[flow/run.sh]
#!/bin/bash
# the make line also repeats each setting of config.mk as NAME=value (left out here)
make -C /OpenROAD-flow-scripts/flow DESIGN_CONFIG=/design/flow/config.mk WORK_HOME=/design/flow/orfs CLKGATE_MAP_FILE= finish
[flow/config.mk]
export PLATFORM = sky130hd
export DESIGN_NAME = cpu
export DESIGN_NICKNAME = cpu
export VERILOG_FILES = /design/flow/design.v
export SDC_FILE = /design/flow/constraint.sdc
export NUM_CORES = 4
export LEC_CHECK = 0
export CAP_MARGIN = 20
export CORE_MARGIN = 2
export CORE_UTILIZATION = 68
export SLEW_MARGIN = 20
[flow/constraint.sdc]
create_clock -name core_clock -period 3.65 [get_ports {clk}]
set_input_delay 0.7300 -clock core_clock [delete_from_list [all_inputs] [get_ports {clk}]]
set_output_delay 0.7300 -clock core_clock [all_outputs]
set_load 0.01 [all_outputs]
[flow/design.v]
module vDFFE(clk, load, in, out);
  parameter n=1;
  input clk, load;
  input [n-1:0] in;
  output [n-1:0] out;
  reg [n-1:0] out;
  reg [n-1:0] vDFF_in;
  always@(*)
    vDFF_in = (load) ? in : out;
  always @(posedge clk)
    out <= vDFF_in;
endmodule
module shifter(in, shift, sout);
	input [15:0] in;
	input [1:0] shift;
	output reg [15:0] sout;
	always@(*) begin
		case(shift)
			2'b00: sout = in;
			2'b01: sout = in << 1;
			2'b10: sout = in >> 1;
			2'b11: begin
				sout = in >> 1;
				sout[15] = in[15];
			end
			default: sout = in;
		endcase
	end
endmodule
module ALU(Ain, Bin, ALUop, out, Z);
	input [15:0] Ain, Bin;
	input [1:0] ALUop;
	output reg Z;
	output reg [15:0] out;
	always@(*) begin
		casex(ALUop)
			2'b00: out = Ain + Bin;
			2'b01: out = Ain - Bin;
			2'b10: out = Ain & Bin;
			2'b11: out = ~Bin;
			default: out = 16'bxxxxxxxxxxxxxxxx;
		endcase
		Z = (out == 16'b0) ? 1'b1 : 1'b0;
	end
endmodule
module regfile(data_in, writenum, write, readnum, clk, data_out);
	input [15:0] data_in;
	input [2:0] writenum, readnum;
	input write, clk;
	output reg [15:0] data_out;
	reg [7:0] writenum_out, readnum_out;
	reg [15:0] R0, R1, R2, R3, R4, R5, R6, R7;
	always@(*) begin
		writenum_out = 8'b0;
		case(writenum)
			3'b000: writenum_out[0] = 1'b1;
			3'b001: writenum_out[1] = 1'b1;
			3'b010: writenum_out[2] = 1'b1;
			3'b011: writenum_out[3] = 1'b1;
			3'b100: writenum_out[4] = 1'b1;
			3'b101: writenum_out[5] = 1'b1;
			3'b110: writenum_out[6] = 1'b1;
			3'b111: writenum_out[7] = 1'b1;
			default: writenum_out = 8'b0;
		endcase
	end
	always@(posedge clk) begin
		if(write) begin
			case(writenum_out)
				8'b00000001: R0 <= data_in;
				8'b00000010: R1 <= data_in;
				8'b00000100: R2 <= data_in;
				8'b00001000: R3 <= data_in;
				8'b00010000: R4 <= data_in;
				8'b00100000: R5 <= data_in;
				8'b01000000: R6 <= data_in;
				8'b10000000: R7 <= data_in;
				default: {R0, R1, R2, R3, R4, R5, R6, R7} <= {8'b0, 8'b0, 8'b0, 8'b0, 8'b0, 8'b0, 8'b0, 8'b0};
			endcase
		end
	end
	always@(*) begin
		readnum_out = 8'b0;
		case(readnum)
			3'b000: readnum_out[0] = 1'b1;
			3'b001: readnum_out[1] = 1'b1;
			3'b010: readnum_out[2] = 1'b1;
			3'b011: readnum_out[3] = 1'b1;
			3'b100: readnum_out[4] = 1'b1;
			3'b101: readnum_out[5] = 1'b1;
			3'b110: readnum_out[6] = 1'b1;
			3'b111: readnum_out[7] = 1'b1;
			default: readnum_out = 8'b0;
		endcase
	end
	always@(*) begin
		case(readnum_out)
			8'b00000001: data_out = R0;
			8'b00000010: data_out = R1;
			8'b00000100: data_out = R2;
			8'b00001000: data_out = R3;
			8'b00010000: data_out = R4;
			8'b00100000: data_out = R5;
			8'b01000000: data_out = R6;
			8'b10000000: data_out = R7;
			default: data_out = 16'b0;
		endcase
	end
endmodule
module datapath(clk,readnum,vsel,loada,loadb,shift,asel,bsel,ALUop,loadc,loads,writenum,write,mdata,PC,sximm5,sximm8,Z_out,datapath_out);
  input clk;
  input [2:0] readnum, writenum;
  input [1:0] ALUop, shift;
  input write, loada, loadb, asel, bsel, loadc, loads;
  input [1:0] vsel;
  input [15:0] sximm5, sximm8, mdata;
  input [7:0] PC;
  output [15:0] datapath_out;
  output [2:0] Z_out;
  wire [15:0] data_out;
  wire [15:0] out;
  wire [15:0] sout;
  wire Z;
  wire [15:0] in;
  wire [15:0] in_loadA;
  wire [15:0] datapath_out;
  wire [2:0] Z_out;
  reg [15:0] data_in;
  reg [15:0] Ain;
  reg [15:0] Bin;
  reg [2:0] status_in;
  regfile REGFILE(.data_in(data_in),.writenum(writenum),.write(write),.readnum(readnum),.clk(clk),.data_out(data_out));
  ALU U2(.Ain(Ain),.Bin(Bin),.ALUop(ALUop),.out(out),.Z(Z));
  shifter U1(.in(in),.shift(shift),.sout(sout));
  always@(*)begin   
    case(vsel)
      2'b00: data_in = datapath_out;
      2'b01: data_in = {8'b0, PC};
      2'b10: data_in = sximm8;
      2'b11: data_in = mdata;
      default: data_in = 16'b0;
    endcase
  end
  always@(*)begin
    if(asel == 1'b1)  
      Ain = 16'b0000000000000000;
    else
      Ain = in_loadA;
  end
  always@(*)begin
    if(bsel == 1'b1)  
      Bin = sximm5;
    else
      Bin = sout;
  end
  always@(*) begin
    status_in[2] = (Ain[15]^Bin[15]) ? 0 : (out[15]^Ain[15]);
    status_in[1] = out[15];
    status_in[0] = Z;
  end
  vDFFE #(16) A(clk, loada, data_out, in_loadA);
  vDFFE #(16) B(clk, loadb, data_out, in);
  vDFFE #(16) C(clk, loadc, out, datapath_out);
  vDFFE #(3) STATUS(clk, loads, status_in, Z_out);
endmodule
module cpu(clk, reset, s, load, in, out, N, V, Z, w);
    input clk, reset, s, load;
    input [15:0] in;
    output [15:0] out;
    output reg N, V, Z, w;
    parameter Swait = 4'b0000, Sdecode = 4'b0001, SgetA = 4'b0010, SgetB = 4'b0011, Swrite = 4'b0100, Srewrite = 4'b0101, Salu = 4'b0110, Sshift = 4'b0111, Sloadout = 4'b1000;
    wire [15:0] decoder_in;
    reg [1:0] op, shift;
    reg [15:0] sximm5, sximm8;
    reg [2:0] opcode, readnum, writenum;
    reg [3:0] state;
    reg [2:0] nsel;
    reg [1:0] vsel;
    reg loada, loadb, asel, bsel, loadc, loads, write;
    wire [2:0] Z_out;
    vDFFE #(16) Instruct_Reg(clk, load, in, decoder_in);
    always@(*) begin
        op = decoder_in[12:11];
        sximm5 = { {11{decoder_in[4]}}, decoder_in[4:0] };
        sximm8 = { {8{decoder_in[7]}}, decoder_in[7:0] };
        shift = decoder_in[4:3];
        opcode = decoder_in[15:13];
    end
    always@(*)begin
       case(nsel)
            3'b001: begin
                readnum = decoder_in[2:0];
                writenum = decoder_in[2:0];
            end  
            3'b010: begin
                readnum = decoder_in[7:5];
                writenum = decoder_in[7:5];
            end  
            3'b100: begin
                readnum = decoder_in[10:8];
                writenum = decoder_in[10:8];
            end  
            default: {readnum, writenum} = 3'b0;
        endcase 
    end
    reg [3:0] state_t;
    reg w_t;
    reg [2:0] nsel_t;
    reg [1:0] vsel_t;
    reg loada_t, loadb_t, asel_t, bsel_t, loadc_t, loads_t, write_t;
    always @(posedge clk) begin
        {state_t, w_t, nsel_t, vsel_t} = {state, w, nsel, vsel};
        {loada_t, loadb_t, asel_t, bsel_t, loadc_t, loads_t, write_t} = {loada, loadb, asel, bsel, loadc, loads, write};
        if(reset == 1'b1) {w_t, state_t} = {1'b1, Swait};
        else begin
            case(state_t)
                Sdecode: begin
                    if(opcode == 3'b110 && op == 2'b10) {w_t, state_t} = {1'b0, Swrite};
                    else {w_t, state_t} = {1'b0, SgetA};
                end
                Swrite: state_t = Swait;
                Swait: begin 
                    state_t = (s == 1'b1) ? Sdecode : Swait;
                    w_t = ~s;
                end
                SgetA: state_t = SgetB;
                SgetB: begin
                    if(opcode == 3'b110 && op == 2'b0) state_t = Sshift;
                    else if(opcode == 3'b101) state_t = Salu;
                end
                Salu: state_t = Sloadout;
                Sshift: state_t = Sloadout;
                Sloadout: state_t = Srewrite;
                Srewrite: state_t = Swait;
                default: {state_t, w_t} = {Swait, 1'b1};
            endcase
        end
        case(state_t)
            SgetA: {nsel_t, loada_t, loadb_t} = {3'b100, 1'b1, 1'b0};
            SgetB: {nsel_t, loadb_t, loada_t} = {3'b001, 1'b1, 1'b0};
            Salu: {asel_t, bsel_t} = {1'b0, 1'b0};
            Sshift: {asel_t, bsel_t} = {1'b1, 1'b0};
            Sloadout: {loadc_t, loads_t} = {1'b1, 1'b1};
            Srewrite: {vsel_t, nsel_t, write_t} = {2'b0, 3'b010, 1'b1};
            Swrite: {vsel_t, nsel_t, write_t} = {2'b10, 3'b100, 1'b1};
            default: begin 
                {nsel_t, vsel_t} = {3'b0, 2'b0};
                {loada_t, loadb_t, loadc_t, loads_t, asel_t, bsel_t, write_t} = 1'b0;
            end
        endcase
        {state, w, nsel, vsel} <= {state_t, w_t, nsel_t, vsel_t};
        {loada, loadb, asel, bsel, loadc, loads, write} <= {loada_t, loadb_t, asel_t, bsel_t, loadc_t, loads_t, write_t};
    end
    datapath DP(
        .clk(clk), 
        .readnum(readnum), 
        .vsel(vsel), 
        .loada(loada), 
        .loadb(loadb), 
        .shift(shift),
        .asel(asel),
        .bsel(bsel),
        .ALUop(op),
        .loadc(loadc),
        .loads(loads),
        .writenum(writenum),
        .write(write),
        .mdata(16'b0),
        .PC(8'b0),
        .sximm5(sximm5),
        .sximm8(sximm8),
        .Z_out(Z_out),
        .datapath_out(out)
    );
    always @(*) begin
        V = Z_out[2];
        N = Z_out[1];
        Z = Z_out[0];
    end
endmodule
==> notes.md, run 1 <==
run results: area grow syn2layout=23.50%, Min-Delay Path Depth=1, CTS tree=done, drt pass-1 iters=6, initial drt markers=1139, Most common reg cell=edfxtp_1, Hold Vio Cnt, Final=0, reg2reg setup slack=-0.43 ns, Avg WL per Cell=22.09 um, biggest area cells=edfxtp_1, nor2_1, a21oi_1, initial antenna violation count=0, routed wire length=28.17 mm, Hold WC Path Type=flip-flop to flip-flop, Synth top area share=57.32%, Rows=45, critical path's top delay family=AND-OR/OR-AND gates, YS chip area=10420 um^2, Worst setup startpoint=Instruct_Reg.out[3], Layout fillers=753, Setup crit end kind=flip-flop, Seq group=2.86 mW, Tmin final=4.081 ns, # setup viols final=6, Via Count=8262, Core ar.=15090 um^2, CP peak stage delay=0.43 ns, worst vdd ir=0.0004690 V, Max Fclk=0.2450 GHz, first-pass GRT wire length=42.90 mm, CP bufs+invs=4, Detail Route Antenna Nets=0, RSZ-0062 raised after global routing=true, post-route setup slack=-0.4309 ns, EDFF count, synth=199, Post-Syn Area=10420 um^2, Violated Checks=negative setup slack, crit-path cells=inv_2, ha_4, clkinvlp_4, buf_6, a2bb2oi_4, nor4_4, a41o_1, xnor2_1, ha_1, o21ai_1, o21ai_1, nor3_2, buf_4, o211a_1, o41a_1, nor2_1, nor4bb_2, and4bb_1, fin cells=1275, Clk pwr share=31.6%, FF-to-FF path depth=18, Seq pwr share=42.6%, clk sink count=213, Int Pwr=4.824 mW, CP Launch Type=flip-flop, Placer Congestion=0.9043, combinational share of power=25.8%, Worst Hold End=w, Worst Path Required=4.03 ns, CTS Hold Bufs=0, Nets=1116, Post-synth seq share=60.01%, power density over cell area=521.2 nW/um^2, Worst R2R End=DP.STATUS.out[0], CTS Buffer Depth=3, P_clk=2.12 mW, global route overflow=0, actual slew at the worst max-slew pin=0.9652 ns, area fraction in compound gates=12.65%, leakage power=4.877 nW, crit path DAT=4.46 ns, clock slew at reported path FFs=0.06 ns, max_slew headroom=35.16%, tool warnings=36, Yosys Warn Count=7, Cells after DPL=1219, status=failed layout checks, syn_area_per_cell=11.26 um^2, Post-Synthesis Cells=926, Sw Pwr=1.886 mW, IO buf count=39, Post-synth mux share=3.517%, # Max-Cap Violations=0, async set-or-reset flop fraction in the synthesized netlist=0%, placed wire-length estimate=18.93 mm, post-synth cell types=70, combinational power=1.73 mW, via/cell ratio=6.480, sw frac=28.11%, Worst Setup EP=DP.STATUS.out[0], top cells by count=edfxtp_1, nor2_1, nand2_1, clock buffer count from CTS=22, total negative slack=-1.459 ns, initial core utilization=69.09%, yosys xor share=2.184%, hold slack=0.4747 ns, Die X=127.8 um, gr usage total=34.29%, H-tree levels=1, number of cells on the critical path=18, Pwr top=sequential cells, Synth top cell by count=edfxtp_1, vias in the first global route=8075, most used cell, CP=o21ai_1, yosys simple share=16.30%, post-synthesis cell count from yosys=926, worst skew pair latency=0.52 ns, Adder Share, Synth=2.952%, DIE HEIGHT=127.8 um, max-slew violations=0, Hold Startpoint=w, antenna cell count=0, worst r2r src=Instruct_Reg.out[3], largest net degree at the start of global routing=33, Post-synth regs=213, critical path peak fanout=5, Crit Path Class=flip-flop to flip-flop, CP max stage cell=o41a_1, drt drc=0, Yosys top cell by area=edfxtp_1, Clock Root Buffer=clkbuf_16, Boundary Pins=40, fin util=85.32%, die area=16340 um^2, skew final=0.01142 ns, main logic family after synthesis=simple AND/OR/NAND/NOR gates, cycle use final=111.8%, syn nets=970
metrics by stage:
step	power [mW]	setup WS [ns]	area [um^2]
2_1_floorplan	3.784	-0.1317	10630
3_3_place_gp	4.357	-0.1808	11860
3_5_place_dp	4.404	-0.3458	11860
4_1_cts	6.568	-0.2826	12690
5_1_grt	6.917	-0.5887	12870
6_report	6.710	-0.4309	12870
what timing repair did:
item | 4_1_cts | 5_1_grt
pin swaps | 13 | 19
setup buffers | 10 | 7
gates resized | 17 | 24
endpoints found under the setup margin | 7 | 9
final cells by class:
class                   count  area [um^2]  share of cell area [%]
multi-input cells         659         4305                   33.44
flip-flops and latches    213         6256                   48.59
well taps                 188        235.2                   1.827
clock buffers              31        594.3                   4.616
inverters                  14        56.30                  0.4373
clock inverters             8        90.09                  0.6997
repair buffers            162         1338                   10.39
routing by layer:
layer | wire [um] | GRT usage (%) | share of wire (%) | vias up
li1 | - | - | - | 3689
met1 | 10360 | 45.13 | 37 | 3915
met2 | 14010 | 59.39 | 50 | 556
met3 | 2648 | 4.883 | 9.4 | 102
met4 | 1143 | 11.31 | 4.1 | 0
met5 | 0 | 0 | 0 | -
==> run 2, diff against run 1 <==
Settings changed: ABC_AREA set to 1, CELL_PAD_IN_SITES_DETAIL_PLACEMENT set to 2, CORE_ASPECT_RATIO set to 1.15, CORE_UTILIZATION 68 to 35, CTS_CLUSTER_DIAMETER set to 386, GPL_ROUTABILITY_DRIVEN set to 1, GPL_TIMING_DRIVEN set to 0, MAX_ROUTING_LAYER set to met5, MIN_ROUTING_LAYER set to met2, PLACE_DENSITY set to 0.73, SETUP_SLACK_MARGIN set to -0.19, TNS_END_PERCENT set to 25.
Clock period 3.65 ns to 4.76 ns, I/O delays scaled along.
==> notes.md, run 2 <==
run results: # setup viols final=1 (was 6), Pwr top=sequential cells (unchanged), Post-Syn Area=10190 um^2 (was 10420 um^2), Synth top area share=58.62% (was 57.32%), Placer Congestion=0.9396 (was 0.9043), biggest area cells=edfxtp_1, nor2_1, nand2_1 (was edfxtp_1, nor2_1, a21oi_1), Clk pwr share=38.6% (was 31.6%), Clock Root Buffer=clkbuf_16 (unchanged), via/cell ratio=8.080 (was 6.480), Seq group=2.21 mW (was 2.86 mW), clock slew at reported path FFs=0.07 ns (was 0.06 ns), Yosys top cell by area=edfxtp_1 (unchanged), CP max stage cell=edfxtp_1 (was o41a_1), worst skew pair latency=0.56 ns (was 0.52 ns), power density over cell area=444.2 nW/um^2 (was 521.2 nW/um^2), area grow syn2layout=17.99% (was 23.50%), drt drc=0 (unchanged), skew final=0.02851 ns (was 0.01142 ns), main logic family after synthesis=simple AND/OR/NAND/NOR gates (unchanged), Max Fclk=0.2059 GHz (was 0.2450 GHz), critical path's top delay family=simple AND/OR/NAND/NOR gates (was AND-OR/OR-AND gates), combinational share of power=20.1% (was 25.8%), Nets=1112 (was 1116), Crit Path Class=flip-flop to flip-flop (unchanged), die area=30510 um^2 (was 16340 um^2), sw frac=32.56% (was 28.11%), top cells by count=nor2_1, edfxtp_1, nand2_1 (was edfxtp_1, nor2_1, nand2_1), status=failed layout checks (unchanged), actual slew at the worst max-slew pin=1.195 ns (was 0.9652 ns), Int Pwr=3.603 mW (was 4.824 mW), Most common reg cell=edfxtp_1 (unchanged), fin util=41.59% (was 85.32%), Post-Synthesis Cells=999 (was 926), post-synth cell types=46 (was 70), crit path DAT=5.23 ns (was 4.46 ns), post-synthesis cell count from yosys=999 (was 926), leakage power=4.727 nW (was 4.877 nW), fin cells=1468 (was 1275), # Max-Cap Violations=0 (unchanged), area fraction in compound gates=9.610% (was 12.65%), Violated Checks=negative setup slack (unchanged), Tmin final=4.857 ns (was 4.081 ns), worst r2r src=Instruct_Reg.out[4] (was Instruct_Reg.out[3]), Die X=163.2 um (was 127.8 um), max_slew headroom=20.25% (was 35.16%), tool warnings=31 (was 36), Hold WC Path Type=flip-flop to flip-flop (unchanged), Sw Pwr=1.740 mW (was 1.886 mW), FF-to-FF path depth=26 (was 18), Worst setup startpoint=Instruct_Reg.out[4] (was Instruct_Reg.out[3]), critical path peak fanout=10 (was 5), Min-Delay Path Depth=2 (was 1), Hold Vio Cnt, Final=0 (unchanged), P_clk=2.06 mW (was 2.12 mW), routed wire length=45.04 mm (was 28.17 mm), CTS Hold Bufs=0 (unchanged), CP peak stage delay=0.45 ns (was 0.43 ns), Seq pwr share=41.3% (was 42.6%), Core ar.=28920 um^2 (was 15090 um^2), syn nets=1043 (was 970), CTS tree=done (unchanged), EDFF count, synth=199 (unchanged), clk sink count=213 (unchanged), most used cell, CP=inv_1 (was o21ai_1), largest net degree at the start of global routing=19 (was 33), YS chip area=10190 um^2 (was 10420 um^2), Boundary Pins=40 (unchanged), first-pass GRT wire length=63.51 mm (was 42.90 mm), Post-synth seq share=61.36% (was 60.01%), Rows=67 (was 45), worst vdd ir=0.0002260 V (was 0.0004690 V), combinational power=1.07 mW (was 1.73 mW), Worst Path Required=5.13 ns (was 4.03 ns), initial antenna violation count=0 (unchanged), Avg WL per Cell=30.68 um (was 22.09 um), cycle use final=102.0% (was 111.8%), H-tree levels=1 (unchanged), Setup crit end kind=flip-flop (unchanged), placed wire-length estimate=30.01 mm (was 18.93 mm), reg2reg setup slack=-0.1 ns (was -0.43 ns), Synth top cell by count=nor2_1 (was edfxtp_1), async set-or-reset flop fraction in the synthesized netlist=0% (unchanged), global route overflow=0 (unchanged), Post-synth mux share=0.4909% (was 3.517%), Yosys Warn Count=7 (unchanged), CP Launch Type=flip-flop (unchanged), gr usage total=42.08% (was 34.29%), pre-CTS setup slack=0.06677 ns (was -0.3458 ns), Via Count=11860 (was 8262), number of cells on the critical path=26 (was 18), syn_area_per_cell=10.20 um^2 (was 11.26 um^2), Cells after DPL=1420 (was 1219), yosys simple share=19.54% (was 16.30%), Post-synth regs=213 (unchanged), Adder Share, Synth=3.019% (was 2.952%), CTS Buffer Depth=3 (unchanged), IO buf count=38 (was 39), DIE HEIGHT=187.0 um (was 127.8 um), Worst Hold End=state[0] (was w), initial core utilization=35.25% (was 69.09%), max-slew violations=0 (unchanged), initial drt markers=3325 (was 1139), Worst Setup EP=DP.STATUS.out[0] (unchanged), Hold Startpoint=state[2] (was w), post-route setup slack=-0.09681 ns (was -0.4309 ns), vias in the first global route=13470 (was 8075), clock buffer count from CTS=23 (was 22), CP bufs+invs=6 (was 4), hold slack=0.4789 ns (was 0.4747 ns), Detail Route Antenna Nets=0 (unchanged), yosys xor share=1.375% (was 2.184%), drt pass-1 iters=12 (was 6), Worst R2R End=DP.STATUS.out[0] (unchanged)
==> run 2: layout make-up <==
type                            instances  area [um^2]
Clock inverter                         16        195.2
Multi-Input combinational cell        670         3556
Sequential cell                       213         6256
Inverter                               88        332.8
Buffer                                 28        138.9
Timing Repair Buffer                   44        447.9
Antenna cell                            4        10.01
Clock buffer                           26        618.1
Tap cell                              379        474.2
Fill cell                            3000        16890
==> run 2: what timing repair did <==
item,CTS,global route
setup endpoints to repair,0,5
buffers inserted,0,2
resized,0,21
==> run 2: through the flow <==
stage | setup TNS [ns] | cell area, um^2 | power, mW
floorplan | 0 | 10190 | 2.778
global placement | 0 | 11050 | 3.036
detailed placement | 0 | 11120 | 3.172
CTS | -0.05007 | 11940 | 5.140
global route | -0.7079 | 12020 | 5.421
finish | -0.09681 | 12030 | 5.343
==> run 2: metal layers <==
| layer | GRT usage (%) | wire length, um |
|---|---|---|
| met3 | 50.24 | 16270 |
| met4 | 13.41 | 6960 |
| met1 | - | 0 |
| met5 | 14.12 | 509 |
| met2 | 52.58 | 21300 |
==> run 3, diff against run 2 <==
Settings changed: CELL_PAD_IN_SITES_DETAIL_PLACEMENT 2 to not set, CORE_ASPECT_RATIO 1.15 to 0.93, CORE_UTILIZATION 35 to 72, CTS_CLUSTER_DIAMETER 386 to 27, CTS_CLUSTER_SIZE set to 76, GPL_TIMING_DRIVEN 0 to 1, MAX_ROUTING_LAYER met5 to met4, MIN_ROUTING_LAYER met2 to met1, PLACE_DENSITY 0.73 to 0.39, SETUP_SLACK_MARGIN -0.19 to 0.88, TNS_END_PERCENT 25 to 100.
Clock period 4.76 ns to 3.71 ns, I/O delays scaled along.
==> notes.md, run 3 <==
run results: status=aborted with a tool error (was failed layout checks), stopping stage=global routing, Err=[ERROR GRT-0232] Routing congestion too high. Check the congestion heatmap in the GUI., Post-Synthesis Cells=999 (unchanged), CTS Buffer Depth=3 (unchanged), YS chip area=10190 um^2 (unchanged), Boundary Pins=40 (unchanged), syn_area_per_cell=10.20 um^2 (unchanged), clock buffer count from CTS=37 (was 23), pre-CTS setup slack=-0.02445 ns (was 0.06677 ns), EDFF count, synth=199 (unchanged), Post-Syn Area=10190 um^2 (unchanged), post-synthesis cell count from yosys=999 (unchanged), Yosys top cell by area=edfxtp_1 (unchanged), global route overflow=1055, Core ar.=13700 um^2 (was 28920 um^2), async set-or-reset flop fraction in the synthesized netlist=0% (unchanged), Die X=127.4 um (was 163.2 um), top cells by count=nor2_1, edfxtp_1, nand2_1 (unchanged), yosys xor share=1.375% (unchanged), die area=15130 um^2 (was 30510 um^2), Post-synth regs=213 (unchanged), Synth top area share=58.62% (unchanged), post-synth cell types=46 (unchanged), biggest area cells=edfxtp_1, nor2_1, nand2_1 (unchanged), DIE HEIGHT=118.8 um (was 187.0 um), Post-synth mux share=0.4909% (unchanged), IO buf count=39 (was 38), Adder Share, Synth=3.019% (unchanged), H-tree levels=2 (was 1), Placer Congestion=0.9115 (was 0.9396), placed wire-length estimate=18.44 mm (was 30.01 mm), clk sink count=213 (unchanged), Rows=41 (was 67), yosys simple share=19.54% (unchanged), main logic family after synthesis=simple AND/OR/NAND/NOR gates (unchanged), gr usage total=103.8%, Post-synth seq share=61.36% (unchanged), Synth top cell by count=nor2_1 (unchanged), Clock Root Buffer=clkbuf_16 (unchanged), Most common reg cell=edfxtp_1 (unchanged), area fraction in compound gates=9.610% (unchanged), syn nets=1043 (unchanged), initial core utilization=74.43% (was 35.25%), Yosys Warn Count=7 (unchanged), CTS Hold Bufs=0 (unchanged)
run 3: metrics by stage:
stage	instances	total power [mW]	utilization [%]	area [um^2]
2_1_floorplan	999	3.627	-	10350
3_3_place_gp	1224	3.975	81.15	11120
3_5_place_dp	1224	4.008	81.15	11120
4_1_cts	1323	7.744	95.08	13020
run 3: what timing repair did:
action	CTS
hold endpoints to repair	0
resized	109
buffers inserted	32
setup endpoints to repair	32
pin swaps	57
run 3: layer usage:
metal  overflow  track usage (%)
met3         62            89.41
met4        258            109.3
met2        697            121.0
met1         38            95.09
met5          -                -
==> run 4, diff against run 3 <==
Settings changed: ABC_AREA 1 to not set, CORE_ASPECT_RATIO 0.93 to not set, CORE_UTILIZATION 72 to 65, CTS_CLUSTER_DIAMETER 27 to not set, CTS_CLUSTER_SIZE 76 to not set, GPL_ROUTABILITY_DRIVEN 1 to not set, GPL_TIMING_DRIVEN 1 to not set, MAX_ROUTING_LAYER met4 to not set, MIN_ROUTING_LAYER met1 to not set, PLACE_DENSITY 0.39 to not set, SETUP_SLACK_MARGIN 0.88 to not set, TNS_END_PERCENT 100 to not set.
Clock period 3.71 ns to 3.97 ns, I/O delays scaled along.
==> notes.md, run 4 <==
run results: Worst Path Required=4.35 ns, CTS Buffer Depth=3 (unchanged), largest net degree at the start of global routing=32, # Max-Cap Violations=0, Die X=130.6 um (was 127.4 um), Worst R2R End=DP.STATUS.out[0], area grow syn2layout=20.50%, Violated Checks=negative setup slack, critical path's top delay family=simple AND/OR/NAND/NOR gates, Adder Share, Synth=2.952% (was 3.019%), Seq group=2.63 mW, Clk pwr share=31.7%, pre-CTS setup slack=-0.2782 ns (was -0.02445 ns), combinational share of power=24.5%, IO buf count=39 (unchanged), Crit Path Class=flip-flop to flip-flop, YS chip area=10420 um^2 (was 10190 um^2), yosys xor share=2.184% (was 1.375%), Worst setup startpoint=Instruct_Reg.out[4], actual slew at the worst max-slew pin=1.135 ns, combinational power=1.47 mW, Post-synth mux share=3.517% (was 0.4909%), Placer Congestion=0.9405 (was 0.9115), Post-Syn Area=10420 um^2 (was 10190 um^2), Sw Pwr=1.730 mW, initial antenna violation count=0, initial core utilization=66.11% (was 74.43%), routed wire length=27.22 mm, Yosys Warn Count=7 (unchanged), CP peak stage delay=0.43 ns, FF-to-FF path depth=18, syn nets=970 (was 1043), antenna cell count=0, biggest area cells=edfxtp_1, nor2_1, a21oi_1 (was edfxtp_1, nor2_1, nand2_1), worst skew pair latency=0.53 ns, Int Pwr=4.272 mW, async set-or-reset flop fraction in the synthesized netlist=0% (unchanged), Post-synth seq share=60.01% (was 61.36%), max-slew violations=0, Hold WC Path Type=flip-flop to flip-flop, number of cells on the critical path=18, CP max stage cell=edfxtp_1, Most common reg cell=edfxtp_1 (unchanged), vias in the first global route=7594, Clock Root Buffer=clkbuf_16 (unchanged), syn_area_per_cell=11.26 um^2 (was 10.20 um^2), reg2reg setup slack=-0.09 ns, drt pass-1 iters=7, Nets=1079, post-synth cell types=70 (was 46), sw frac=28.82%, status=failed layout checks (was aborted with a tool error), post-route setup slack=-0.08753 ns, clk sink count=213 (unchanged), worst vdd ir=0.0004569 V, P_clk=1.90 mW, RSZ-0062 raised after global routing=true, CTS Hold Bufs=0 (unchanged), max_slew headroom=23.74%, yosys simple share=16.30% (was 19.54%), Max Fclk=0.2465 GHz, hold slack=0.4760 ns, skew final=0.02232 ns, Post-synth regs=213 (unchanged), area fraction in compound gates=12.65% (was 9.610%), clock buffer count from CTS=22 (was 37), Worst Setup EP=DP.STATUS.out[0], fin util=79.66%, CTS tree=done, Pwr top=sequential cells, Synth top area share=57.32% (was 58.62%), final instance area=12560 um^2, post-synthesis cell count from yosys=926 (was 999), Placed Area=11400 um^2 (was 11120 um^2), Boundary Pins=40 (unchanged), CP bufs+invs=2, drt drc=0, global route overflow=0, critical path peak fanout=7, Yosys top cell by area=edfxtp_1 (unchanged), power density over cell area=477.8 nW/um^2, top cells by count=edfxtp_1, nor2_1, nand2_1 (was nor2_1, edfxtp_1, nand2_1), placed wire-length estimate=18.27 mm (was 18.44 mm), Rows=46 (was 41), Seq pwr share=43.8%, initial drt markers=940, gr usage total=31.91%, crit-path cells=buf_6, ha_4, o21ai_1, a2bb2oi_4, nor3_4, and3_4, buf_4, and2_1, a21oi_1, xnor2_1, ha_1, o21a_1, nand3_2, o31ai_4, nand2b_4, mux2i_2, or3_4, and4bb_1, Core ar.=15770 um^2 (was 13700 um^2), # setup viols final=3, H-tree levels=1 (was 2), Hold Startpoint=state[6], Synth top cell by count=edfxtp_1 (was nor2_1), CP Launch Type=flip-flop, Hold Vio Cnt, Final=0, cycle use final=102.2%, crit path DAT=4.44 ns, leakage power=4.671 nW, DIE HEIGHT=130.6 um (was 118.8 um), die area=17070 um^2 (was 15130 um^2), tool warnings=34, main logic family after synthesis=simple AND/OR/NAND/NOR gates (unchanged), Via Count=7861, Post-Synthesis Cells=926 (was 999), worst r2r src=Instruct_Reg.out[4], Min-Delay Path Depth=2, first-pass GRT wire length=41.12 mm, total negative slack=-0.1690 ns, Setup crit end kind=flip-flop, EDFF count, synth=199 (unchanged), Avg WL per Cell=21.50 um, Worst Hold End=state[0], clock slew at reported path FFs=0.07 ns, Detail Route Antenna Nets=0, Layout fillers=987, Tmin final=4.058 ns, via/cell ratio=6.209
## run 4: routing by layer
layer	global-route usage [%]	vias to the layer above	part of all wire, %
met5	0	-	0
met4	9.262	0	2.9
met3	4.153	67	7.5
met2	55.12	385	50
met1	42.96	3800	40
li1	-	3609	-
## run 4: through the flow
stage / instances / power (mW)
after global routing: 1266 / 6.208
final: 1266 / 6.002
after global placement: 1209 / 3.874
after floorplan: 926 / 3.428
after detailed placement: 1209 / 3.910
after CTS: 1256 / 5.870
## run 4: area by class of cell
class	instances	area (um^2)	area share (%)
well taps	216	270.3	2.151
multi-input cells	659	4267	33.96
flip-flops and latches	213	6256	49.80
repair buffers	125	1062	8.456
clock buffers	31	584.3	4.651
inverters	14	52.55	0.4183
clock inverters	8	70.07	0.5578
## run 4: what timing repair did
action / in CTS / in global routing
endpoints found under the setup margin: 3 / 8
pin swaps: 19 / 25
setup buffers: 8 / 10
resized: 43 / 42
==> run 5, diff against run 4 <==
Settings changed: ABC_AREA set to 1, CORE_ASPECT_RATIO set to 0.92, CORE_UTILIZATION 65 to 72, CTS_CLUSTER_DIAMETER set to 29, GPL_ROUTABILITY_DRIVEN set to 1, GPL_TIMING_DRIVEN set to 1, MAX_ROUTING_LAYER set to met4, MIN_ROUTING_LAYER set to met1, PLACE_DENSITY set to 0.38, SETUP_SLACK_MARGIN set to 0.85, TNS_END_PERCENT set to 60.
Clock period 3.97 ns to 3.18 ns, I/O delays scaled along.
==> notes.md, run 5 <==
run results: DIE HEIGHT=118.1 um (was 130.6 um), YS chip area=10190 um^2 (was 10420 um^2), Yosys Warn Count=7 (unchanged), async set-or-reset flop fraction in the synthesized netlist=0% (unchanged), Die X=128.1 um (was 130.6 um), syn nets=1043 (was 970), IO buf count=39 (unchanged), die area=15130 um^2 (was 17070 um^2), post-synth cell types=46 (was 70), pre-CTS setup slack=-0.5819 ns (was -0.2782 ns), area fraction in compound gates=9.610% (was 12.65%), main logic family after synthesis=simple AND/OR/NAND/NOR gates (unchanged), Adder Share, Synth=3.019% (was 2.952%), status=aborted with a tool error (was failed layout checks), yosys simple share=19.54% (was 16.30%), post-synthesis cell count from yosys=999 (was 926), Cells after DPL=1282 (was 1209), EDFF count, synth=199 (unchanged), Most common reg cell=edfxtp_1 (unchanged), Boundary Pins=40 (unchanged), Synth top area share=58.62% (was 57.32%), Placer Congestion=0.9244 (was 0.9405), Rows=41 (was 46), biggest area cells=edfxtp_1, nor2_1, nand2_1 (was edfxtp_1, nor2_1, a21oi_1), Post-Synthesis Cells=999 (was 926), Core ar.=13800 um^2 (was 15770 um^2), placed wire-length estimate=18.36 mm (was 18.27 mm), Post-synth regs=213 (unchanged), Yosys top cell by area=edfxtp_1 (unchanged), initial core utilization=73.88% (was 66.11%), Placed Area=11570 um^2 (was 11400 um^2), yosys xor share=1.375% (was 2.184%), Post-Syn Area=10190 um^2 (was 10420 um^2), stopping stage=clock tree synthesis, syn_area_per_cell=10.20 um^2 (was 11.26 um^2), Post-synth mux share=0.4909% (was 3.517%), Synth top cell by count=nor2_1 (was edfxtp_1), top cells by count=nor2_1, edfxtp_1, nand2_1 (was edfxtp_1, nor2_1, nand2_1), Post-synth seq share=61.36% (was 60.01%), Err=[ERROR DPL-0033] detailed placement checks failed during check placement.
==> run 6, diff against run 5 <==
Settings changed: CORE_ASPECT_RATIO 0.92 to not set, CORE_MARGIN 2 to 5, CORE_UTILIZATION 72 to 22, CTS_CLUSTER_DIAMETER 29 to 134, GPL_ROUTABILITY_DRIVEN 1 to not set, GPL_TIMING_DRIVEN 1 to not set, MAX_ROUTING_LAYER met4 to not set, MIN_ROUTING_LAYER met1 to not set, PLACE_DENSITY 0.38 to not set, PLACE_DENSITY_LB_ADDON set to 0.06, SETUP_SLACK_MARGIN 0.85 to 0.68, TNS_END_PERCENT 60 to not set.
Clock period 3.18 ns to 8.13 ns, I/O delays scaled along.
==> notes.md, run 6 <==
run results: CP peak stage delay=0.59 ns, Cells after DPL=1629 (was 1282), Most common reg cell=edfxtp_1 (unchanged), WL met2=16.46 mm, initial antenna violation count=0, DR WL met3=781 um, CTS Buffer Depth=3, Post-synth mux share=0.4909% (unchanged), critical path peak fanout=17, Hold Vio Cnt, Final=0, first-pass GRT wire length=51.21 mm, post-CTS setup repair buffer count=0, drt drc=0, sw frac=28.25%, P_clk=1.25 mW, Core ar.=45580 um^2 (was 13800 um^2), max_slew headroom=35.32%, critical path's top delay family=simple AND/OR/NAND/NOR gates, placed wire-length estimate=23.84 mm (was 18.36 mm), FF-to-FF path depth=22, area grow syn2layout=20.43%, skew final=0.01103 ns, total negative slack=0 ns, Die X=225.3 um (was 128.1 um), die area=50740 um^2 (was 15130 um^2), Tmin final=4.587 ns, IO buf count=39 (unchanged), post-synth cell types=46 (unchanged), async set-or-reset flop fraction in the synthesized netlist=0% (unchanged), max-slew violations=0, yosys simple share=19.54% (unchanged), Setup crit end kind=flip-flop, CP max stage cell=ha_1, Nets=1102, Min-Delay Path Depth=2, largest net degree at the start of global routing=21, worst skew pair latency=0.55 ns, pre-CTS setup slack=3.488 ns (was -0.5819 ns), via/cell ratio=4.398, Worst R2R End=DP.STATUS.out[0], power density over cell area=247.6 nW/um^2, worst vdd ir=0.0001599 V, Rows=78 (was 41), CP Launch Type=flip-flop, clock slew at reported path FFs=0.06 ns, reg2reg setup slack=3.54 ns, crit path DAT=4.99 ns, most used cell, CP=nor2_1, Crit Path Class=flip-flop to flip-flop, post-CTS sizing=0, fin util=26.94%, Post-Synthesis Cells=999 (unchanged), # setup viols final=0, routed wire length=34.22 mm, Worst Hold End=state[6], global route overflow=0, crit-path cells=inv_1, ha_1, nor2_1, a21boi_0, ha_1, inv_1, nor3_2, inv_1, nor2_2, nor2_1, xor2_1, ha_1, nand2_1, nor2_1, nand3_1, nand3b_1, a21oi_1, o21ai_0, o211ai_1, nor2_1, nand2_1, nor3_2, number of cells on the critical path=22, initial core utilization=22.37% (was 73.88%), Post-synth seq share=61.36% (unchanged), actual slew at the worst max-slew pin=0.9702 ns, Placer Congestion=0.7655 (was 0.9244), vias in the first global route=7570, syn nets=1043 (unchanged), CTS tree=done, yosys xor share=1.375% (unchanged), total power=3.040 mW, Pwr top=sequential cells, CP bufs+invs=3, fin cells=1681, cycle use final=56.43%, gr usage total=13.46%, drt pass-1 iters=5, worst r2r src=Instruct_Reg.out[3], Hold WC Path Type=flip-flop to flip-flop, Max Fclk=0.2180 GHz, Hold Startpoint=state[1], Clock Root Buffer=clkbuf_16, main logic family after synthesis=simple AND/OR/NAND/NOR gates (unchanged), biggest area cells=edfxtp_1, nor2_1, nand2_1 (unchanged), Worst setup startpoint=Instruct_Reg.out[3], combinational power=0.507 mW, max layer used=met4, Boundary Pins=40 (unchanged), Metal-1 WL=16.33 mm, Seq group=1.28 mW, tool warnings=31, Via Count=7393, DIE HEIGHT=225.3 um (was 118.1 um), Int Pwr=2.181 mW, Layout fillers=4842, Yosys top cell by area=edfxtp_1 (unchanged), leakage power=4.765 nW, EDFF count, synth=199 (unchanged), Seq pwr share=42.3%, syn_area_per_cell=10.20 um^2 (unchanged), Yosys Warn Count=7 (unchanged), Adder Share, Synth=3.019% (unchanged), RSZ-0062 raised after global routing=false, Post-synth regs=213 (unchanged), clk sink count=213, Detail Route Antenna Nets=0, Worst Path Required=8.53 ns, Worst Setup EP=DP.STATUS.out[0], H-tree levels=1, post-route setup slack=3.543 ns, YS chip area=10190 um^2 (unchanged), combinational share of power=16.7%, initial drt markers=460, Synth top cell by count=nor2_1 (unchanged), Clk pwr share=41.1%, status=finished clean (was aborted with a tool error), Sw Pwr=0.8589 mW, clock buffer count from CTS=27, Avg WL per Cell=20.36 um, top cells by count=nor2_1, edfxtp_1, nand2_1 (unchanged), Post-Syn Area=10190 um^2 (unchanged), CTS Hold Bufs=0, post-synthesis cell count from yosys=999 (unchanged), area fraction in compound gates=9.610% (unchanged), # Max-Cap Violations=0, Synth top area share=58.62% (unchanged)
## run 6: layout make-up
class                      count  area [um^2]  share of cell area [%]
sequential                   213         6256                   50.95
multi-input combinational    670         3488                   28.41
tap                          600        750.7                   6.114
clock buffer                  30        686.9                   5.595
timing repair buffer          58        533.0                   4.341
inverter                      88        332.8                   2.711
clock inverter                20        225.2                   1.834
antenna                        2        5.005                 0.04076
## run 6: through the flow
| step | cell area [um^2] | hold WS (ns) |
|---|---|---|
| after floorplan | 10190 | 0.4127 |
| after global placement | 11360 | 0.4360 |
| after detailed placement | 11360 | 0.4442 |
| after CTS | 12270 | 0.4541 |
| after global routing | 12270 | 0.4808 |
| final | 12280 | 0.4515 |
## run 6: per-layer routing
layer | vias to the layer above | global-route usage (%)
met1 | 3642 | 18.57
met4 | 0 | 2.675
li1 | 3616 | -
met5 | - | 0
met3 | 45 | 1.654
met2 | 90 | 22.88
==> run 7, diff against run 6 <==
Settings changed: ABC_AREA 1 to not set, CORE_MARGIN 5 to 2, CORE_UTILIZATION 22 to 40, CTS_CLUSTER_DIAMETER 134 to not set, PLACE_DENSITY_LB_ADDON 0.06 to not set, SETUP_SLACK_MARGIN 0.68 to not set.
Clock period 8.13 ns to 3.35 ns, I/O delays scaled along.
==> notes.md, run 7 <==
run results: number of cells on the critical path=20 (was 22), Detail Route Antenna Nets=0 (unchanged), CP peak stage delay=0.45 ns (was 0.59 ns), biggest area cells=edfxtp_1, nor2_1, a21oi_1 (was edfxtp_1, nor2_1, nand2_1), Adder Share, Synth=2.952% (was 3.019%), Worst Path Required=3.73 ns (was 8.53 ns), worst skew pair latency=0.52 ns (was 0.55 ns), Rows=59 (was 78), Synth top area share=57.32% (was 58.62%), Worst Hold End=w (was state[6]), Worst R2R End=DP.STATUS.out[0] (unchanged), # setup viols final=11 (was 0), Post-synth mux share=3.517% (was 0.4909%), max-slew violations=0 (unchanged), CP bufs+invs=4 (was 3), DIE HEIGHT=165.4 um (was 225.3 um), Avg WL per Cell=19.64 um (was 20.36 um), Placer Congestion=0.8346 (was 0.7655), total negative slack=-4.720 ns (was 0 ns), tool warnings=34 (was 31), yosys xor share=2.184% (was 1.375%), post-synth cell types=70 (was 46), CP max stage cell=edfxtp_1 (was ha_1), reg2reg setup slack=-0.72 ns (was 3.54 ns), initial core utilization=40.35% (was 22.37%), IO buf count=39 (unchanged), worst r2r src=Instruct_Reg.out[3] (unchanged), Pwr top=sequential cells (unchanged), Violated Checks=negative setup slack, Nets=1149 (was 1102), YS chip area=10420 um^2 (was 10190 um^2), combinational power=2.05 mW (was 0.507 mW), syn nets=970 (was 1043), Via Count=7943 (was 7393), Seq pwr share=40.0% (was 42.3%), global route overflow=0 (unchanged), Most common reg cell=edfxtp_1 (unchanged), Crit Path Class=flip-flop to flip-flop (unchanged), post-synthesis cell count from yosys=926 (was 999), initial drt markers=669 (was 460), EDFF count, synth=199 (unchanged), WL met2=14.10 mm (was 16.46 mm), leakage power=5.137 nW (was 4.765 nW), async set-or-reset flop fraction in the synthesized netlist=0% (unchanged), sw frac=27.91% (was 28.25%), Setup crit end kind=flip-flop (unchanged), Max Fclk=0.2455 GHz (was 0.2180 GHz), critical path's top delay family=simple AND/OR/NAND/NOR gates (unchanged), Worst Setup EP=DP.STATUS.out[0] (unchanged), worst vdd ir=0.0004065 V (was 0.0001599 V), gr usage total=21.23% (was 13.46%), status=failed layout checks (was finished clean), Post-Synthesis Cells=926 (was 999), Seq group=3.12 mW (was 1.28 mW), top cells by count=edfxtp_1, nor2_1, nand2_1 (was nor2_1, edfxtp_1, nand2_1), Post-synth seq share=60.01% (was 61.36%), Sw Pwr=2.173 mW (was 0.8589 mW), syn_area_per_cell=11.26 um^2 (was 10.20 um^2), Die X=165.4 um (was 225.3 um), first-pass GRT wire length=44.26 mm (was 51.21 mm), Min-Delay Path Depth=1 (was 2), Synth top cell by count=edfxtp_1 (was nor2_1), H-tree levels=1 (unchanged), Core ar.=25840 um^2 (was 45580 um^2), Boundary Pins=40 (unchanged), vias in the first global route=7830 (was 7570), Layout fillers=2209 (was 4842), FF-to-FF path depth=20 (was 22), via/cell ratio=5.448 (was 4.398), Multi-input gate area=4466 um^2 (was 3488 um^2), Yosys Warn Count=7 (unchanged), Worst setup startpoint=Instruct_Reg.out[3] (unchanged), crit path DAT=4.45 ns (was 4.99 ns), routed wire length=28.63 mm (was 34.22 mm), P_clk=2.62 mW (was 1.25 mW), placed wire-length estimate=20.02 mm (was 23.84 mm), clock slew at reported path FFs=0.06 ns (about the same), CTS Buffer Depth=3 (unchanged), main logic family after synthesis=simple AND/OR/NAND/NOR gates (unchanged), die area=27370 um^2 (was 50740 um^2), drt pass-1 iters=5 (unchanged), power density over cell area=572.3 nW/um^2 (was 247.6 nW/um^2), clock buffer count from CTS=24 (was 27), Hold WC Path Type=flip-flop to flip-flop (unchanged), post-route setup slack=-0.7226 ns (was 3.543 ns), Clock Root Buffer=clkbuf_16 (unchanged), RSZ-0062 raised after global routing=true (was false), combinational share of power=26.4% (was 16.7%), DR WL met3=1.630 mm (was 781 um), Yosys top cell by area=edfxtp_1 (unchanged), area fraction in compound gates=12.65% (was 9.610%), Clk pwr share=33.6% (was 41.1%), initial antenna violation count=0 (unchanged), crit-path cells=inv_2, ha_4, buf_6, a21oi_4, a2bb2oi_4, nor3_4, buf_4, and3_4, buf_4, and2_4, a21oi_2, xnor2_1, ha_1, o21a_1, nand3_2, o31ai_4, nand2b_4, mux2i_2, or3_1, and4bb_1 (was inv_1, ha_1, nor2_1, a21boi_0, ha_1, inv_1, nor3_2, inv_1, nor2_2, nor2_1, xor2_1, ha_1, nand2_1, nor2_1, nand3_1, nand3b_1, a21oi_1, o21ai_0, o211ai_1, nor2_1, nand2_1, nor3_2), Post-Syn Area=10420 um^2 (was 10190 um^2), max layer used=met4 (unchanged), total power=7.784 mW (was 3.040 mW), Hold Vio Cnt, Final=0 (unchanged), clk sink count=213 (unchanged), largest net degree at the start of global routing=33 (was 21), area grow syn2layout=30.46% (was 20.43%), skew final=0.01182 ns (was 0.01103 ns), Post-synth regs=213 (unchanged), # Max-Cap Violations=0 (unchanged), CP Launch Type=flip-flop (unchanged), storage element area=6256 um^2 (unchanged), most used cell, CP=buf_4 (was nor2_1), cycle use final=121.6% (was 56.43%), Hold Startpoint=w (was state[1]), CTS Hold Bufs=0 (unchanged), drt drc=0 (unchanged), CTS tree=done (unchanged), Metal-1 WL=12.36 mm (was 16.33 mm), critical path peak fanout=5 (was 17), yosys simple share=16.30% (was 19.54%), actual slew at the worst max-slew pin=0.9538 ns (was 0.9702 ns), Int Pwr=5.611 mW (was 2.181 mW), antenna cell count=0 (was 2), Tmin final=4.073 ns (was 4.587 ns), max_slew headroom=34.59% (was 35.32%)
-- run 7: layout make-up --
cell class                 instances  share of cell area (%)
inverter                          14                  0.4048
clock inverter                    10                  0.7820
clock buffer                      34                   4.995
sequential                       213                   46.00
timing repair buffer             193                   11.90
multi-input combinational        659                   32.83
tap                              335                   3.082
-- run 7: routing by layer --
layer,up-vias,GRT usage [%]
met5,-,0
met4,0,5.329
met3,45,2.448
met2,256,36.08
met1,3886,29.10
li1,3756,-
-- run 7: timing repair --
| item | 4_1_cts | 5_1_grt |
|---|---|---|
| setup endpoints to repair | 12 | 13 |
| pin swaps | 51 | 28 |
| setup buffers | 20 | 6 |
| gates resized | 62 | 32 |
-- run 7: stage by stage --
| stage | setup WS, ns | hold WS [ns] | std cells | util [%] | instance area [um^2] |
|---|---|---|---|---|---|
| 2_1_floorplan | -0.4317 | 0.4227 | 926 | - | 10630 |
| 3_3_place_gp | -0.6346 | 0.4445 | 1388 | 47.26 | 12210 |
| 3_5_place_dp | -0.7204 | 0.4521 | 1388 | 47.26 | 12210 |
| 4_1_cts | -0.5795 | 0.4657 | 1452 | 51.82 | 13390 |
| 5_1_grt | -0.9115 | 0.4831 | 1458 | 52.64 | 13600 |
| 6_report | -0.7226 | 0.4602 | 1458 | 52.64 | 13600 |
==> run 8, diff against run 7 <==
Settings changed: SETUP_SLACK_MARGIN set to 1.26.
Clock period 3.35 ns to 5.13 ns, I/O delays scaled along.
==> notes.md, run 8 <==
run results: Nets=1069 (was 1149), critical path's top delay family=simple AND/OR/NAND/NOR gates (unchanged), sw frac=28.48% (was 27.91%), syn_area_per_cell=11.26 um^2 (unchanged), Synth top area share=57.32% (unchanged), Worst setup startpoint=Instruct_Reg.out[4] (was Instruct_Reg.out[3]), status=finished clean (was failed layout checks), # setup viols final=0 (was 11), async set-or-reset flop fraction in the synthesized netlist=0% (unchanged), tool warnings=33 (was 34), Worst R2R End=DP.STATUS.out[0] (unchanged), gr usage total=21.00% (was 21.23%), first-pass GRT wire length=43.38 mm (was 44.26 mm), Yosys Warn Count=7 (unchanged), CP bufs+invs=2 (was 4), total negative slack=0 ns (was -4.720 ns), actual slew at the worst max-slew pin=1.106 ns (was 0.9538 ns), Min-Delay Path Depth=2 (was 1), Avg WL per Cell=20.62 um (was 19.64 um), # Max-Cap Violations=0 (unchanged), CTS tree=done (unchanged), die area=27370 um^2 (unchanged), P_clk=1.61 mW (was 2.62 mW), DIE HEIGHT=165.4 um (unchanged), fin cells=1378 (was 1458), Rows=59 (unchanged), Placer Congestion=0.8073 (was 0.8346), Post-synth seq share=60.01% (unchanged), DR WL met3=1.472 mm (was 1.630 mm), Tmin final=4.156 ns (was 4.073 ns), combinational share of power=23.8% (was 26.4%), placed wire-length estimate=18.31 mm (was 20.02 mm), Post-Syn Area=10420 um^2 (unchanged), YS chip area=10420 um^2 (unchanged), critical path peak fanout=7 (was 5), EDFF count, synth=199 (unchanged), worst skew pair latency=0.52 ns (about the same), worst vdd ir=0.0002472 V (was 0.0004065 V), FF-to-FF path depth=18 (was 20), Clk pwr share=33.6% (about the same), Setup crit end kind=flip-flop (unchanged), largest net degree at the start of global routing=34 (was 33), Core ar.=25840 um^2 (unchanged), syn nets=970 (unchanged), cycle use final=81.02% (was 121.6%), power density over cell area=371.8 nW/um^2 (was 572.3 nW/um^2), yosys xor share=2.184% (unchanged), combinational power=1.14 mW (was 2.05 mW), routed wire length=28.41 mm (was 28.63 mm), Worst Path Required=5.51 ns (was 3.73 ns), drt drc=0 (unchanged), CP Launch Type=flip-flop (unchanged), Post-Synthesis Cells=926 (unchanged), Worst Hold End=state[0] (was w), max layer used=met4 (unchanged), Sw Pwr=1.362 mW (was 2.173 mW), main logic family after synthesis=simple AND/OR/NAND/NOR gates (unchanged), Pwr top=sequential cells (unchanged), Crit Path Class=flip-flop to flip-flop (unchanged), Post-synth regs=213 (unchanged), clock slew at reported path FFs=0.06 ns (about the same), yosys simple share=16.30% (unchanged), WL met2=13.94 mm (was 14.10 mm), Worst Setup EP=DP.STATUS.out[0] (unchanged), most used cell, CP=buf_6 (was buf_4), drt pass-1 iters=5 (unchanged), post-synthesis cell count from yosys=926 (unchanged), Hold WC Path Type=flip-flop to flip-flop (unchanged), clk sink count=213 (unchanged), max-slew violations=0 (unchanged), leakage power=4.675 nW (was 5.137 nW), H-tree levels=1 (unchanged), RSZ-0062 raised after global routing=true (unchanged), Die X=165.4 um (unchanged), IO buf count=39 (unchanged), Seq pwr share=42.6% (was 40.0%), Yosys top cell by area=edfxtp_1 (unchanged), Int Pwr=3.421 mW (was 5.611 mW), biggest area cells=edfxtp_1, nor2_1, a21oi_1 (unchanged), global route overflow=0 (unchanged), Metal-1 WL=12.23 mm (was 12.36 mm), initial core utilization=40.35% (unchanged), CTS Buffer Depth=3 (unchanged), post-synth cell types=70 (unchanged), crit-path cells=buf_6, ha_4, buf_6, o21ai_4, a31oi_4, nor3_4, and3_4, a21oi_2, xnor2_1, ha_2, and3_1, o211ai_1, nor2b_4, o31ai_4, nand2b_1, mux2i_1, or3_1, and4bb_1 (was inv_2, ha_4, buf_6, a21oi_4, a2bb2oi_4, nor3_4, buf_4, and3_4, buf_4, and2_4, a21oi_2, xnor2_1, ha_1, o21a_1, nand3_2, o31ai_4, nand2b_4, mux2i_2, or3_1, and4bb_1), area fraction in compound gates=12.65% (unchanged), area grow syn2layout=23.38% (was 30.46%), max_slew headroom=26.13% (was 34.59%), Cells after DPL=1273 (was 1388), initial antenna violation count=0 (unchanged), top cells by count=edfxtp_1, nor2_1, nand2_1 (unchanged), Layout fillers=2303 (was 2209), Synth top cell by count=edfxtp_1 (unchanged), Boundary Pins=40 (unchanged), Clock Root Buffer=clkbuf_16 (unchanged), antenna cell count=0 (unchanged), vias in the first global route=7655 (was 7830), worst r2r src=Instruct_Reg.out[4] (was Instruct_Reg.out[3]), Hold Startpoint=state[6] (was w), Seq group=2.04 mW (was 3.12 mW), via/cell ratio=5.529 (was 5.448), reg2reg setup slack=0.97 ns (was -0.72 ns), CP peak stage delay=0.47 ns (was 0.45 ns), skew final=0.008177 ns (was 0.01182 ns), initial drt markers=704 (was 669), number of cells on the critical path=18 (was 20), crit path DAT=4.54 ns (was 4.45 ns), Hold Vio Cnt, Final=0 (unchanged), Max Fclk=0.2406 GHz (was 0.2455 GHz), Detail Route Antenna Nets=0 (unchanged), clock buffer count from CTS=24 (unchanged), CP max stage cell=edfxtp_1 (unchanged), Post-synth mux share=3.517% (unchanged), Most common reg cell=edfxtp_1 (unchanged), Via Count=7619 (was 7943), Adder Share, Synth=2.952% (unchanged)
[run 8: through the flow]
step           worst slack [ns]  cell area, um^2  total power [mW]  hold slack [ns]  utilization [%]
3_3_place_gp             0.6916            11190             2.932           0.4424            43.29
3_5_place_dp             0.5528            11190             2.932           0.4442            43.29
4_1_cts                   1.104            12640             4.713           0.4595            48.93
5_1_grt                  0.7654            12860             4.969           0.4972            49.78
2_1_floorplan             1.264            10480             2.661           0.4227                -
6_report                 0.9737            12860             4.783           0.4544            49.78
[run 8: metal layers]
| metal | up-vias | GRT usage (%) |
|---|---|---|
| met5 | - | 0 |
| met4 | 0 | 6.426 |
| met3 | 52 | 2.922 |
| met2 | 237 | 35.57 |
| met1 | 3749 | 28.09 |
| li1 | 3581 | - |
[run 8: area by class of cell]
cell class / instances / area (um^2) / share of cell area (%)
clock inverter: 16 / 101.3 / 0.7879
timing repair inverter: 1 / 7.507 / 0.05837
clock buffer: 28 / 636.9 / 4.951
multi-input combinational: 659 / 4388 / 34.11
sequential: 213 / 6256 / 48.64
tap: 335 / 419.2 / 3.259
timing repair buffer: 112 / 997.2 / 7.753
inverter: 14 / 56.30 / 0.4377
[run 8: what timing repair did]
action | in CTS | in global routing
setup buffers | 51 | 8
cloned | 2 | 0
gates resized | 63 | 31
pin swaps | 51 | 21
hold buffers | 0 | 0
setup endpoints to repair | 8 | 7
==> run 9, diff against run 8 <==
Settings changed: CAP_MARGIN 20 to 35, CELL_PAD_IN_SITES_DETAIL_PLACEMENT set to 0, CELL_PAD_IN_SITES_GLOBAL_PLACEMENT set to 1, CTS_CLUSTER_DIAMETER set to 148, GPL_ROUTABILITY_DRIVEN set to 0, GPL_TIMING_DRIVEN set to 0, HOLD_SLACK_MARGIN set to 0.14, PLACE_DENSITY set to 0.54, SETUP_SLACK_MARGIN 1.26 to 1.47, TNS_END_PERCENT set to 90.
Clock period 5.13 ns to 5.72 ns, I/O delays scaled along.
==> notes.md, run 9 <==
run results: Hold Vio Cnt, Final=0 (unchanged), clock slew at reported path FFs=0.06 ns (about the same), CP bufs+invs=3 (was 2), worst skew pair latency=0.54 ns (was 0.52 ns), tool warnings=34 (was 33), status=finished clean (unchanged), Synth top cell by count=edfxtp_1 (unchanged), Tmin final=4.273 ns (was 4.156 ns), placed wire-length estimate=22.30 mm (was 18.31 mm), crit path DAT=4.65 ns (was 4.54 ns), Die X=165.4 um (unchanged), antenna cell count=0 (unchanged), Nets=1092 (was 1069), combinational power=1.02 mW (was 1.14 mW), critical path's top delay family=simple AND/OR/NAND/NOR gates (unchanged), syn_area_per_cell=11.26 um^2 (unchanged), EDFF count, synth=199 (unchanged), global route overflow=0 (unchanged), via/cell ratio=5.495 (was 5.529), Synth top area share=57.32% (unchanged), IO buf count=38 (was 39), area grow syn2layout=24.92% (was 23.38%), clk sink count=213 (unchanged), Most common reg cell=edfxtp_1 (unchanged), most used cell, CP=buf_6 (unchanged), met2 Use GR=40.93% (was 35.57%), initial drt markers=633 (was 704), clock buffer count from CTS=25 (was 24), max_slew headroom=36.92% (was 26.13%), CP Launch Type=flip-flop (unchanged), met3 Use GR=2.972% (was 2.922%), Rows=59 (unchanged), Hold WC Path Type=flip-flop to flip-flop (unchanged), Worst R2R End=DP.STATUS.out[0] (unchanged), biggest area cells=edfxtp_1, nor2_1, a21oi_1 (unchanged), initial core utilization=40.35% (unchanged), critical path peak fanout=5 (was 7), crit-path cells=buf_6, ha_4, buf_6, buf_6, a21oi_4, a2bb2oi_4, nor4_4, a41o_1, xnor2_1, ha_2, and3_4, o211ai_1, nor2b_4, o31ai_4, nand2b_4, mux2i_4, or3_4, and4bb_1 (was buf_6, ha_4, buf_6, o21ai_4, a31oi_4, nor3_4, and3_4, a21oi_2, xnor2_1, ha_2, and3_1, o211ai_1, nor2b_4, o31ai_4, nand2b_1, mux2i_1, or3_1, and4bb_1), # setup viols final=0 (unchanged), Setup crit end kind=flip-flop (unchanged), Post-synth seq share=60.01% (unchanged), RSZ-0062 raised after global routing=true (unchanged), combinational share of power=23.3% (was 23.8%), Worst Path Required=6.10 ns (was 5.51 ns), reg2reg setup slack=1.45 ns (was 0.97 ns), yosys xor share=2.184% (unchanged), drt drc=0 (unchanged), DIE HEIGHT=165.4 um (unchanged), Adder Share, Synth=2.952% (unchanged), Hold Startpoint=w (was state[6]), Worst Setup EP=DP.STATUS.out[0] (unchanged), vias in the first global route=7641 (was 7655), Worst setup startpoint=Instruct_Reg.out[3] (was Instruct_Reg.out[4]), final instance area=13020 um^2 (was 12860 um^2), Max Fclk=0.2340 GHz (was 0.2406 GHz), cycle use final=74.70% (was 81.02%), yosys simple share=16.30% (unchanged), area fraction in compound gates=12.65% (unchanged), post-synth cell types=70 (unchanged), P_clk=1.53 mW (was 1.61 mW), Detail Route Antenna Nets=0 (unchanged), leakage power=4.749 nW (was 4.675 nW), # Max-Cap Violations=0 (unchanged), Core ar.=25840 um^2 (unchanged), initial antenna violation count=0 (unchanged), Most Used Layer, Global Route=met2 (unchanged), Placed Area=11370 um^2 (was 11190 um^2), Clock Root Buffer=clkbuf_16 (unchanged), number of cells on the critical path=18 (unchanged), CP peak stage delay=0.49 ns (was 0.47 ns), Worst Hold End=w (was state[0]), FF-to-FF path depth=18 (unchanged), Cells after DPL=1309 (was 1273), Boundary Pins=40 (unchanged), max-slew violations=0 (unchanged), total negative slack=0 ns (unchanged), post-route setup slack=1.447 ns (was 0.9737 ns), Yosys top cell by area=edfxtp_1 (unchanged), main logic family after synthesis=simple AND/OR/NAND/NOR gates (unchanged), die area=27370 um^2 (unchanged), Min-Delay Path Depth=1 (was 2), drt pass-1 iters=5 (unchanged), H-tree levels=1 (unchanged), Sw Pwr=1.264 mW (was 1.362 mW), skew final=0.02337 ns (was 0.008177 ns), Clk pwr share=34.9% (was 33.6%), Via Count=7704 (was 7619), hold slack=0.4673 ns (was 0.4544 ns), total power=4.375 mW (was 4.783 mW), Crit Path Class=flip-flop to flip-flop (unchanged), Int Pwr=3.110 mW (was 3.421 mW), worst r2r src=Instruct_Reg.out[3] (was Instruct_Reg.out[4]), Post-Syn Area=10420 um^2 (unchanged), Post-synth mux share=3.517% (unchanged), YS chip area=10420 um^2 (unchanged), Yosys Warn Count=7 (unchanged), Post-Synthesis Cells=926 (unchanged), power density over cell area=335.9 nW/um^2 (was 371.8 nW/um^2), async set-or-reset flop fraction in the synthesized netlist=0% (unchanged), CTS tree=done (unchanged), post-synthesis cell count from yosys=926 (unchanged), fin util=50.40% (was 49.78%), CP max stage cell=edfxtp_1 (unchanged), gr usage total=22.86% (was 21.00%), Seq pwr share=41.8% (was 42.6%), Pwr top=sequential cells (unchanged), pre-CTS setup slack=0.8948 ns (was 0.5528 ns), sw frac=28.90% (was 28.48%), largest net degree at the start of global routing=19 (was 34), first-pass GRT wire length=45.83 mm (was 43.38 mm), fin cells=1402 (was 1378), Post-synth regs=213 (unchanged), CTS Hold Bufs=0 (unchanged), global routing usage on met1=29.25% (was 28.09%), Avg WL per Cell=22.19 um (was 20.62 um), Seq group=1.83 mW (was 2.04 mW), top cells by count=edfxtp_1, nor2_1, nand2_1 (unchanged), routed wire length=31.11 mm (was 28.41 mm), worst vdd ir=0.0002387 V (was 0.0002472 V), actual slew at the worst max-slew pin=0.9198 ns (was 1.106 ns), CTS Buffer Depth=3 (unchanged), syn nets=970 (unchanged)
[run 9: repair_timing]
action                                  in CTS  in global routing
gates cloned                                 0                  1
buffers inserted                            24                 19
gates resized                               60                 49
pin swaps                                   13                 26
endpoints found under the setup margin       8                  4
[run 9: cell type report]
type                            instances  area (um^2)
Fill cell                            2335        12810
Sequential cell                       213         6256
Multi-Input combinational cell        659         4383
Timing Repair Buffer                   95        887.1
Clock buffer                           31        679.4
Tap cell                              335        419.2
Buffer                                 40        227.7
Clock inverter                         15        115.1
Inverter                               14        55.05
[run 9: metal layers]
layer  vias to the layer above  wire length (um)
met3                        51              1665
met1                      3799             12860
met4                         0               743
li1                       3635                 -
met2                       219             15850
met5                         -                 0
No activity file was given, so power comes from the tool's default toggle rates.
